// pow_5_pipe
module pow_5_pipe
(
    input             clock,
    input      [17:0] n,
    output reg [17:0] n_pow_5
);
Size in the first run: ~120 flip-flops, roughly 37 I/O pins, roughly 0.021 mm^2 of cells after synthesis.
clock: 6.33 ns
lec_check: 0
abc_area: 0
cap_margin: 35
cell_pad_in_sites_detail_placement: 2
core_margin: 3
core_utilization: 18
gpl_routability_driven: 0
gpl_timing_driven: 0
place_density: 0.68
setup_slack_margin: 1.22
slew_margin: 0
run.sh (not shown) runs the stock make flow with config.mk's settings and CLKGATE_MAP_FILE=.
The first run finished clean.
Next try:
ABC_AREA = unset   (was 0)
CAP_MARGIN = 20   (was 35)
CELL_PAD_IN_SITES_DETAIL_PLACEMENT = unset   (was 2)
CORE_MARGIN = 2   (was 3)
CORE_UTILIZATION = 40   (was 18)
GPL_ROUTABILITY_DRIVEN = unset   (was 0)
GPL_TIMING_DRIVEN = unset   (was 0)
PLACE_DENSITY = unset   (was 0.68)
SETUP_SLACK_MARGIN = unset   (was 1.22)
SLEW_MARGIN = 20   (was 0)
clock period = 6.4 ns   (was 6.33 ns; I/O delays follow)
Outcome:
- The changed run passed the timing, design-rule and antenna checks
- routed wire length falls by well over a third
- clock-buffer cell count falls by 1
- flip-flop count stays the same
- global-route usage rises by 3.3 points
- worst setup slack got worse by 0.24 ns
- via count falls by about a fifth
- worst hold slack got worse by 0.077 ns
- final cell count falls by a quarter to a third
Next try:
GPL_TIMING_DRIVEN = 0   (was unset)
PLACE_DENSITY_LB_ADDON = 0.09   (was unset)
SETUP_SLACK_MARGIN = 0.51   (was unset)
SLEW_MARGIN = 25   (was 20)
After rerunning:
- sequential share of layout area barely changes
- synthesized area does not change
- final area climbs by 0.63%

---

the baseline:
pow_5_pipe again, from the RTL that the note above started with.
Design pow_5_pipe, start of the top module:
module pow_5_pipe
(
    input             clock,
    input      [17:0] n,
    output reg [17:0] n_pow_5
);
    reg [17:0] n_1, n_2, n_3;
    reg [17:0] n_pow_2, n_pow_3, n_pow_4;
    always @(posedge clock)
    begin
        n_1 <= n;
        n_2 <= n_1;
        n_3 <= n_2;
        n_pow_2 <= n * n;
        n_pow_3 <= n_pow_2 * n_1;
        n_pow_4 <= n_pow_3 * n_2;
        n_pow_5 <= n_pow_4 * n_3;
    end
endmodule
make LEC_CHECK=0 ABC_AREA=0 CAP_MARGIN=35 CORE_MARGIN=3 CORE_UTILIZATION=19 GPL_TIMING_DRIVEN=0 PLACE_DENSITY=0.68 SETUP_SLACK_MARGIN=1.22 SLEW_MARGIN=0 finish   # period 6.33 ns
The following lists how the candidate was set up differently from the baseline:
Settings: changing SETUP_SLACK_MARGIN from 1.22 to 0.19; changing CORE_UTILIZATION from 19 to 16; removing GPL_TIMING_DRIVEN (formerly 0); changing CAP_MARGIN from 35 to 40; changing CORE_MARGIN from 3 to 2; changing ABC_AREA from 0 to 1; changing the clock period (ns, I/O delays scaled along) from 6.33 to 4.34.
Findings:
Comparing the candidate against the baseline, there is no change at all in largest buffer count on any clock path.
The candidate ends up with a worst slack at placement that is 1.11 ns lower than in the baseline.
The candidate vs. the baseline: via count normalized by instance count fell about 8%, met1 track utilization from global routing fell 2.2 points.
When the final numbers for the candidate and the baseline were put side by side, the final design area excluding fillers turned out to be smaller in the baseline.
Going from the baseline to the candidate, routed wire length grew by a little under 10%.
Count of inserted tapcells | the candidate above the baseline
Every stage of the candidate finished as expected; the final checks, on the other hand, flagged negative setup slack, which means the layout fails.
Per the comparison of the candidate with the baseline, final cell count rose 1353; chip area from the yosys synthesis statistics +0.0015 mm².

---

run A:
pow_5_pipe again, from the RTL that the note above started with.
==> flow/config.mk <==
export PLATFORM = sky130hd
export DESIGN_NAME = pow_5_pipe
export DESIGN_NICKNAME = pow_5_pipe
export VERILOG_FILES = /design/flow/design.v
export SDC_FILE = /design/flow/constraint.sdc
export NUM_CORES = 4
export LEC_CHECK = 0
export ABC_AREA = 1
export CAP_MARGIN = 20
export CORE_MARGIN = 2
export CORE_UTILIZATION = 72
export CTS_CLUSTER_DIAMETER = 356
export CTS_CLUSTER_SIZE = 98
export PLACE_DENSITY = 0.4
export SETUP_SLACK_MARGIN = 0.52
export SLEW_MARGIN = 20
export TNS_END_PERCENT = 5
==> flow/constraint.sdc <==
create_clock -name core_clock -period 3.89 [get_ports {clock}]
set_input_delay 0.7780 -clock core_clock [delete_from_list [all_inputs] [get_ports {clock}]]
set_output_delay 0.7780 -clock core_clock [all_outputs]
set_load 0.01 [all_outputs]
Ran to the end and failed final checks on setup timing: run A.
### run A -> run B
- clearing PLACE_DENSITY, which used to be 0.4
- swapping 0.52 for 0.79 in SETUP_SLACK_MARGIN
- clearing TNS_END_PERCENT, which used to be 5
- swapping 356 for 378 in CTS_CLUSTER_DIAMETER
- swapping 3.89 for 4.27 in the clock period (ns, I/O delays scaled along)
Run B did not make it past global routing (5_1_grt), where a tool error ended it.
Diff run A -> run B: total I/O pin count about even, number of placed instances with taps included about even, post-DP HPWL rose about 12%.
Re count of standard-cell rows: no difference whatsoever between run B and run A.
As far as area of the mapped netlist goes, run A and run B are indistinguishable; the numbers are identical.
Run B vs run A — number of buffers added for setup after CTS rose 67.
Summary of run B over run A: number of cells upsized or downsized after cts rose 223; largest buffer count on any clock path flat; chip area line of the yosys report shows no meaningful change.
What run C does differently from run B at the input level:
- CORE_UTILIZATION changed from 72 to 9
- ABC_AREA removed (was 1)
- CTS_CLUSTER_SIZE removed (was 98)
- CTS_CLUSTER_DIAMETER removed (was 378)
- SETUP_SLACK_MARGIN removed (was 0.79)
- the clock period (ns, I/O delays scaled along) changed from 4.27 to 9.96
Results
- Run C completed every stage of the flow, and the final layout passed the timing, design-rule and antenna checks.
- Run C against run B; number of rows in the core area is up by more than 100%.
- Compared with run B, in run C total of cells resized after clock tree synthesis down 456, synthesized cell count down 22%.

---

Starting RTL as in the previous note.
clock: 5.56 ns
lec_check: 0
cap_margin: 20
cell_pad_in_sites_global_placement: 3
core_aspect_ratio: 1.93
core_margin: 8
core_utilization: 40
cts_cluster_diameter: 143
cts_cluster_size: 68
gpl_routability_driven: 1
gpl_timing_driven: 0
place_density_lb_addon: 0.09
setup_slack_margin: 0.51
slew_margin: 25
Then changed:
- CELL_PAD_IN_SITES_GLOBAL_PLACEMENT: 3 -> default
- CORE_ASPECT_RATIO: 1.93 -> default
- CORE_MARGIN: 8 -> 2
- CORE_UTILIZATION: 40 -> 69
- CTS_CLUSTER_DIAMETER: 143 -> default
- CTS_CLUSTER_SIZE: 68 -> default
- GPL_ROUTABILITY_DRIVEN: 1 -> default
- GPL_TIMING_DRIVEN: 0 -> default
- PLACE_DENSITY_LB_ADDON: 0.09 -> default
- SETUP_SLACK_MARGIN: 0.51 -> default
- SLEW_MARGIN: 25 -> 20
- clock period: 5.56 -> 6.23 ns (I/O delays scaled with it)
=> The changed run produced a clean layout; core utilization came out higher by 28 points; sequential share of layout area rises by 0.50 points; final area decreases by 8.6%.

---

pow_5_pipe again, from the RTL that the note above started with.
## pow_5_pipe
module pow_5_pipe
(
    input             clock,
    input      [17:0] n,
    output reg [17:0] n_pow_5
);
    reg [17:0] n_1, n_2, n_3;
    reg [17:0] n_pow_2, n_pow_3, n_pow_4;
    always @(posedge clock)
    begin
        n_1 <= n;
        n_2 <= n_1;
        n_3 <= n_2;
        n_pow_2 <= n * n;
        n_pow_3 <= n_pow_2 * n_1;
        n_pow_4 <= n_pow_3 * n_2;
        n_pow_5 <= n_pow_4 * n_3;
    end
endmodule
make LEC_CHECK=0 ABC_AREA=1 CAP_MARGIN=40 CORE_MARGIN=2 CORE_UTILIZATION=38 GPL_TIMING_DRIVEN=0 PLACE_DENSITY=0.68 SETUP_SLACK_MARGIN=1.01 SLEW_MARGIN=20 finish   # period 4.34 ns
The baseline reached the layout checks and failed them: setup timing.
Then changed:
ABC_AREA = unset   (was 1)
CAP_MARGIN = 20   (was 40)
CORE_UTILIZATION = 40   (was 38)
GPL_TIMING_DRIVEN = unset   (was 0)
PLACE_DENSITY = unset   (was 0.68)
SETUP_SLACK_MARGIN = unset   (was 1.01)
clock period = 5.21 ns   (was 4.34 ns; I/O delays follow)
Result: The changed run ran to the end with violations: setup timing; setup slack improves by 0.73 ns; wire length shrinks by about a fifth; final area falls by about a fifth; count of clock-buffer cells in the layout grows by 1; clock skew hardly moves; synthesized area is lower by a few percent; register-to-register slack improved by 0.90 ns; via count decreases by about a fifth.
Then changed:
CTS_CLUSTER_DIAMETER = 395   (was unset)
CTS_CLUSTER_SIZE = 100   (was unset)
SETUP_SLACK_MARGIN = -0.64   (was unset)
clock period = 6.4 ns   (was 5.21 ns; I/O delays follow)
Outcome: The new run ran to the end with no violations; synthesized area stays the same; synthesized cell count is unchanged; routed wire length shrinks by about 0.6%; final cell count shrinks by about 4.6%; critical path depth shrinks by 3; final area shrinks by about 6%.
Then changed:
CORE_MARGIN = 9   (was 2)
CTS_CLUSTER_DIAMETER = 264   (was 395)
SETUP_SLACK_MARGIN = unset   (was -0.64)
The changed run finished with timing, DRC and antenna clean.
Critical path depth decreases by 1.
Design area hardly moves.
Worst hold slack is better by 0.022 ns.
Then changed:
CORE_MARGIN = 2   (was 9)
CTS_CLUSTER_DIAMETER = unset   (was 264)
CTS_CLUSTER_SIZE = unset   (was 100)
clock period = 6.23 ns   (was 6.4 ns; I/O delays follow)
Clock skew rises by 0.0070 ns.
Utilization is lower by 0.39 points.
Via count hardly moves.
First-iteration DRC count is higher by 2.0%.
Then changed:
CORE_UTILIZATION = 65   (was 40)
clock period = 5.23 ns   (was 6.23 ns; I/O delays follow)
Effect: With this change the flow finished with setup timing left. Global-route usage came out higher by 12 points. Register-to-register slack gets worse by 0.63 ns. Clock skew barely changes. Non-clock buffer count went up by 123. Area after synthesis does not change. Worst setup slack gets worse by 0.31 ns. First-iteration DRC count went down by 1.3%. Clock-buffer cell count stays the same.

---

Starting RTL as in the previous note.
==> flow/config.mk <==
export PLATFORM = sky130hd
export DESIGN_NAME = pow_5_pipe
export DESIGN_NICKNAME = pow_5_pipe
export VERILOG_FILES = /design/flow/design.v
export SDC_FILE = /design/flow/constraint.sdc
export NUM_CORES = 4
export LEC_CHECK = 0
export CAP_MARGIN = 0
export CORE_MARGIN = 2
export CORE_UTILIZATION = 72
export CTS_CLUSTER_DIAMETER = 210
export PLACE_DENSITY_LB_ADDON = 0.02
export SETUP_SLACK_MARGIN = 0.26
export SLEW_MARGIN = 20
==> flow/constraint.sdc <==
create_clock -name core_clock -period 5.23 [get_ports {clock}]
set_input_delay 1.0460 -clock core_clock [delete_from_list [all_inputs] [get_ports {clock}]]
set_output_delay 1.0460 -clock core_clock [all_outputs]
set_load 0.01 [all_outputs]
The starting point ran to the end with violations: setup timing.
Next try:
CAP_MARGIN = 20   (was 0)
CORE_UTILIZATION = 44   (was 72)
CTS_CLUSTER_DIAMETER = not set   (was 210)
PLACE_DENSITY_LB_ADDON = not set   (was 0.02)
SETUP_SLACK_MARGIN = not set   (was 0.26)
clock period = 6.25 ns   (was 5.23 ns; I/O delays follow)
Result: This time the run passed the timing, design-rule and antenna checks; routed wire length fell by about a fifth; clock skew hardly moves; worst setup slack gains 0.41 ns.
Next try:
ABC_AREA = 1   (was not set)
CORE_UTILIZATION = 55   (was 44)
CTS_CLUSTER_DIAMETER = 371   (was not set)
CTS_CLUSTER_SIZE = 98   (was not set)
TNS_END_PERCENT = 10   (was not set)
What happened: The changed run completed without violations; sequential cell count does not change; worst setup slack got worse by 0.046 ns; synthesized area came out higher by a little under a tenth; via count climbs by about a fifth; final cell count rose by about a fifth; cell area rises by a few percent.
Next try:
CORE_ASPECT_RATIO = 1.43   (was not set)
CORE_UTILIZATION = 72   (was 55)
CTS_CLUSTER_DIAMETER = not set   (was 371)
CTS_CLUSTER_SIZE = 10   (was 98)
TNS_END_PERCENT = not set   (was 10)
clock period = 4.27 ns   (was 6.25 ns; I/O delays follow)
After rerunning: The new run died in 5_1_grt; die area decreases by 23%; area after synthesis stays the same; synthesized cell count stays the same.

---

pow_5_pipe again, from the RTL that the note above started with.
Settings: LEC_CHECK=0, ABC_AREA=0, CAP_MARGIN=40, CORE_MARGIN=2, CORE_UTILIZATION=38, CTS_CLUSTER_DIAMETER=396, CTS_CLUSTER_SIZE=99, PLACE_DENSITY=0.68, SETUP_SLACK_MARGIN=0.19, SLEW_MARGIN=20, TNS_END_PERCENT=5; clock period 4.34 ns.
The baseline finished with negative setup slack left.
==> next run, changes <==
ABC_AREA = 1   (was 0)
CORE_UTILIZATION = 72   (was 38)
CTS_CLUSTER_DIAMETER = unset   (was 396)
CTS_CLUSTER_SIZE = 89   (was 99)
PLACE_DENSITY = 0.35   (was 0.68)
TNS_END_PERCENT = unset   (was 5)
clock period = 5.04 ns   (was 4.34 ns; I/O delays follow)
Result:
- The changed run reached the layout checks and failed them: negative setup slack
- setup slack gains 500 ps
- cell area goes up by a few percent
- routed wire length goes up by well over a third
==> next run, changes <==
ABC_AREA = 0   (was 1)
CORE_UTILIZATION = 38   (was 72)
CTS_CLUSTER_SIZE = unset   (was 89)
PLACE_DENSITY = 0.68   (was 0.35)
clock period = 4.34 ns   (was 5.04 ns; I/O delays follow)
The changed run finished with negative setup slack left.
Worst setup slack got worse by 710 ps.
Final cell count falls by 4.7%.
Non-clock buffer count came out higher by 105.
Hold slack improved by 11 ps.
Design area goes down by 0.82%.
Utilization goes down by 40 points.
Routed wire length went down by 24%.
Synthesized cell count goes down by 22%.
==> next run, changes <==
CORE_UTILIZATION = 72   (was 38)
PLACE_DENSITY = 0.78   (was 0.68)
clock period = 5.04 ns   (was 4.34 ns; I/O delays follow)
=> The new run finished but failed the layout checks on negative setup slack. Clock skew increases by 3.7 ps. Die size decreases by well over a third. Cell count decreases by roughly a tenth. Wire length increases by a quarter to a third. Setup slack improves by 480 ps. Count of clock-buffer cells in the layout decreases by 1. Via count increases by roughly a tenth. Global-route usage increases by 20 points. Cell area decreases by a few percent.
==> next run, changes <==
CORE_UTILIZATION = 67   (was 72)
PLACE_DENSITY = 0.6   (was 0.78)
clock period = 5.16 ns   (was 5.04 ns; I/O delays follow)
What happened:
- The new run produced a layout that fails on negative setup slack
- setup slack gets better by 300 ps
- wire length decreases by 17%
- clock skew barely changes

---

pow_5_pipe again, from the RTL that the note above started with.
// pow_5_pipe
module pow_5_pipe
(
    input             clock,
    input      [17:0] n,
    output reg [17:0] n_pow_5
);
clock: 4.24 ns
lec_check: 0
abc_area: 0
cap_margin: 40
core_margin: 2
core_utilization: 71
cts_cluster_size: 41
hold_slack_margin: -0.1
max_routing_layer: met4
place_density: 0.62
setup_slack_margin: 0.19
slew_margin: 20
tns_end_percent: 5
The baseline finished but failed the layout checks on negative setup slack.
Edit:
- ABC_AREA: 0 -> 1
- CORE_UTILIZATION: 71 -> 72
- CTS_CLUSTER_SIZE: 41 -> 22
- HOLD_SLACK_MARGIN: -0.1 -> not set
- MAX_ROUTING_LAYER: met4 -> not set
- PLACE_DENSITY: 0.62 -> 0.73
- TNS_END_PERCENT: 5 -> not set
- clock period: 4.24 -> 5.37 ns (I/O delays scaled with it)
After rerunning: With this change the flow finished clean; cell count came out higher by 15%; clock-buffer cell count rises by 1; via count is higher by 11%; sequential cell count is unchanged; core utilization goes down by 4.3 points; design area drops by 0.68%; worst setup slack gets better by 950 ps.
Edit:
- CORE_UTILIZATION: 72 -> 65
- CTS_CLUSTER_SIZE: 22 -> not set
- PLACE_DENSITY: 0.73 -> 0.68
- clock period: 5.37 -> 4.34 ns (I/O delays scaled with it)
Result: Now the flow finished but failed the layout checks on negative setup slack. Synthesized cell count is unchanged. Hold slack is about the same. Final cell count is higher by roughly a tenth. Final area grows by about a fifth. Non-clock buffer count rose by 272. Setup slack degrades by 830 ps. Via count rises by roughly a tenth.
Edit:
- CAP_MARGIN: 40 -> 0
- CORE_ASPECT_RATIO: not set -> 0.5
- CORE_UTILIZATION: 65 -> 38
Effect: The new run completed, yet does not pass: negative setup slack; setup slack gets better by 67 ps; sequential cell count is unchanged; hold slack is better by 4.0 ps; wire length drops by about a fifth; synthesized area is unchanged.
